==> try-fjord <==
## CPUSystem
module CPUSystem(Clock, Reset, T, Mem_Address, Mem_WData, Mem_RData, Mem_Read, Mem_Write);
==> flow/config.mk <==
export PLATFORM = sky130hd
export DESIGN_NAME = CPUSystem
export DESIGN_NICKNAME = CPUSystem
export VERILOG_FILES = /design/flow/design.v
export SDC_FILE = /design/flow/constraint.sdc
export NUM_CORES = 4
export LEC_CHECK = 0
export CAP_MARGIN = 30
export CELL_PAD_IN_SITES_GLOBAL_PLACEMENT = 2
export CORE_MARGIN = 4
export CORE_UTILIZATION = 40
export CTS_CLUSTER_DIAMETER = 280
export SLEW_MARGIN = 40
==> flow/constraint.sdc <==
create_clock -name core_clock -period 11.7 [get_ports {Clock}]
set_input_delay 2.3400 -clock core_clock [delete_from_list [all_inputs] [get_ports {Clock}]]
set_output_delay 2.3400 -clock core_clock [all_outputs]
set_load 0.01 [all_outputs]
run.sh (not shown) runs the stock make flow with config.mk's settings and CLKGATE_MAP_FILE=.
==> try-tundra: changes against try-fjord <==
Settings changed: CAP_MARGIN 30 to 20, CELL_PAD_IN_SITES_GLOBAL_PLACEMENT 2 to default, CORE_MARGIN 4 to 2, CORE_UTILIZATION 40 to 72, CTS_CLUSTER_DIAMETER 280 to default, SLEW_MARGIN 40 to 20.
==> flow/constraint.sdc (replaced) <==
create_clock -name core_clock -period 6.17 [get_ports {Clock}]
set_input_delay 1.2340 -clock core_clock [delete_from_list [all_inputs] [get_ports {Clock}]]
set_output_delay 1.2340 -clock core_clock [all_outputs]
set_load 0.01 [all_outputs]
==> try-ember: changes against try-fjord <==
Settings changed: CAP_MARGIN 30 to 20, CELL_PAD_IN_SITES_GLOBAL_PLACEMENT 2 to default, CORE_MARGIN 4 to 2, CTS_CLUSTER_DIAMETER 280 to default, SLEW_MARGIN 40 to 20.
==> flow/constraint.sdc (replaced) <==
create_clock -name core_clock -period 16.5 [get_ports {Clock}]
set_input_delay 3.3000 -clock core_clock [delete_from_list [all_inputs] [get_ports {Clock}]]
set_output_delay 3.3000 -clock core_clock [all_outputs]
set_load 0.01 [all_outputs]
==> results <==
quantity	try-tundra	try-ember	try-fjord
Non-clock buffer count in the final layout	203	91	92
Layout clock buffers	37	37	51
Floorplan die width	187.6 um	250.3 um	254.3 um
Setup violations, final	3	0	0
Share of final layout cell area taken by non-clock buffers	0.06252	0.03076	0.03170
Outcome	failed layout checks	timing/DRC/antenna clean	timing/DRC/antenna clean
Layout check failures	negative setup slack	-	-
Clock network fraction of total power	0.287	0.274	0.297
Post-CTS setup buffer count	2	0	0
Total placed cells including tap cells	3860	4103	4104
Data required, critical path	4.94 ns	13.20 ns	9.36 ns
Leakage	9.952 nW	9.185 nW	9.262 nW
Worst path max stage delay	0.40 ns	0.99 ns	0.73 ns
Effective utilization at floorplan	0.7273	0.4035	0.4028
HP Start	q_SREG1[0]	q_SREG1[0]	q_Tout[1]
Wire length of the first global-routing pass	149900 um	153100 um	163900 um
Maximum level of the CTS H-tree	1	1	2
Final-layout setup total negative slack	-0.2127 ns	0 ns	0 ns
Clock buf/inv share	0.03945	0.03664	0.04131
Net Sw Frac	0.4154	0.4251	0.4196
Detail Route met3 WL	14750 um	8815 um	7677 um

---

==> inputs of 12-27 <==
CPUSystem again, from the RTL that the note above started with.
export LEC_CHECK = 0
export ABC_AREA = 0
export CAP_MARGIN = 40
export CELL_PAD_IN_SITES_DETAIL_PLACEMENT = 1
export CORE_ASPECT_RATIO = 0.89
export CORE_MARGIN = 2
export CORE_UTILIZATION = 41
export CTS_CLUSTER_DIAMETER = 92
export CTS_CLUSTER_SIZE = 20
export HOLD_SLACK_MARGIN = 0.03
export MAX_ROUTING_LAYER = met4
export MIN_ROUTING_LAYER = met1
export PLACE_DENSITY_LB_ADDON = 0.09
export SLEW_MARGIN = 25
create_clock -name core_clock -period 7.06 [get_ports {Clock}]
==> inputs of 06-28, as changes to 12-27 <==
ABC_AREA = 1   (was 0)
CAP_MARGIN = 20   (was 40)
CELL_PAD_IN_SITES_DETAIL_PLACEMENT = unset   (was 1)
CORE_ASPECT_RATIO = unset   (was 0.89)
CORE_UTILIZATION = 72   (was 41)
CTS_CLUSTER_DIAMETER = 29   (was 92)
CTS_CLUSTER_SIZE = unset   (was 20)
HOLD_SLACK_MARGIN = unset   (was 0.03)
MAX_ROUTING_LAYER = unset   (was met4)
MIN_ROUTING_LAYER = unset   (was met1)
PLACE_DENSITY_LB_ADDON = 0.19   (was 0.09)
SETUP_SLACK_MARGIN = 1.32   (was unset)
SLEW_MARGIN = 20   (was 25)
==> flow/constraint.sdc (replaced) <==
create_clock -name core_clock -period 5.11 [get_ports {Clock}]
set_input_delay 1.0220 -clock core_clock [delete_from_list [all_inputs] [get_ports {Clock}]]
set_output_delay 1.0220 -clock core_clock [all_outputs]
set_load 0.01 [all_outputs]
==> inputs of 04-14, as changes to 12-27 <==
ABC_AREA = unset   (was 0)
CAP_MARGIN = 20   (was 40)
CELL_PAD_IN_SITES_DETAIL_PLACEMENT = unset   (was 1)
CORE_ASPECT_RATIO = unset   (was 0.89)
CORE_UTILIZATION = 40   (was 41)
CTS_CLUSTER_DIAMETER = unset   (was 92)
CTS_CLUSTER_SIZE = unset   (was 20)
HOLD_SLACK_MARGIN = unset   (was 0.03)
MAX_ROUTING_LAYER = unset   (was met4)
MIN_ROUTING_LAYER = unset   (was met1)
PLACE_DENSITY_LB_ADDON = unset   (was 0.09)
SLEW_MARGIN = 20   (was 25)
==> flow/constraint.sdc (replaced) <==
create_clock -name core_clock -period 12.0 [get_ports {Clock}]
set_input_delay 2.4000 -clock core_clock [delete_from_list [all_inputs] [get_ports {Clock}]]
set_output_delay 2.4000 -clock core_clock [all_outputs]
set_load 0.01 [all_outputs]
==> results <==
Status: 04-14 timing/DRC/antenna clean; 06-28 did not finish; 12-27 timing/DRC/antenna clean
Last stage reached: 04-14 -; 06-28 5_1_grt; 12-27 -
Power of the clock network: 04-14 0.893 mW; 06-28 -; 12-27 1.34 mW
Portion of the layout cell area used by non-clock buffers: 04-14 3.13%; 06-28 -; 12-27 5.45%
Max stage delay on crit path: 04-14 980 ps; 06-28 -; 12-27 550 ps
Levels on crit path: 04-14 16; 06-28 -; 12-27 16
Worst clock skew on the final layout: 04-14 42.3 ps; 06-28 -; 12-27 59.3 ps
Met2 wire length: 04-14 44700 um; 06-28 -; 12-27 49400 um
Number of hold violations in the final report: 04-14 0; 06-28 -; 12-27 0
Crit start category: 04-14 flip-flop; 06-28 -; 12-27 flip-flop
Post-Route Setup TNS: 04-14 0 ps; 06-28 -; 12-27 0 ps
Total Routed Length: 04-14 100000 um; 06-28 -; 12-27 117000 um
Destination of the worst register-to-register timing path: 04-14 _ALUSystem.RF.S1.Q[14]$_SDFFE_PN0P_; 06-28 -; 12-27 _ALUSystem.RF.S1.Q[14]$_SDFFE_PN0P_
Part of the total power dissipated in combinational logic: 04-14 43.0%; 06-28 -; 12-27 46.2%
Depth of the most critical reg-to-reg path: 04-14 18; 06-28 -; 12-27 21
Final clock period utilization by the worst path: 04-14 75.3%; 06-28 -; 12-27 96.9%
Total DRC errors in the routed layout: 04-14 0; 06-28 -; 12-27 0
Cell type with the highest occurrence count on the critical path: 04-14 a21oi_1; 06-28 -; 12-27 buf_4
Resized cells post-CTS: 04-14 0; 06-28 299; 12-27 13
Cell area power density: 04-14 127 nW/um^2; 06-28 -; 12-27 211 nW/um^2
Antenna Violating Nets Remaining: 04-14 0; 06-28 -; 12-27 0
Floorplan-stage core utilization: 04-14 40.4%; 06-28 72.7%; 12-27 41.3%
Power is estimated from default activity; no workload was simulated.
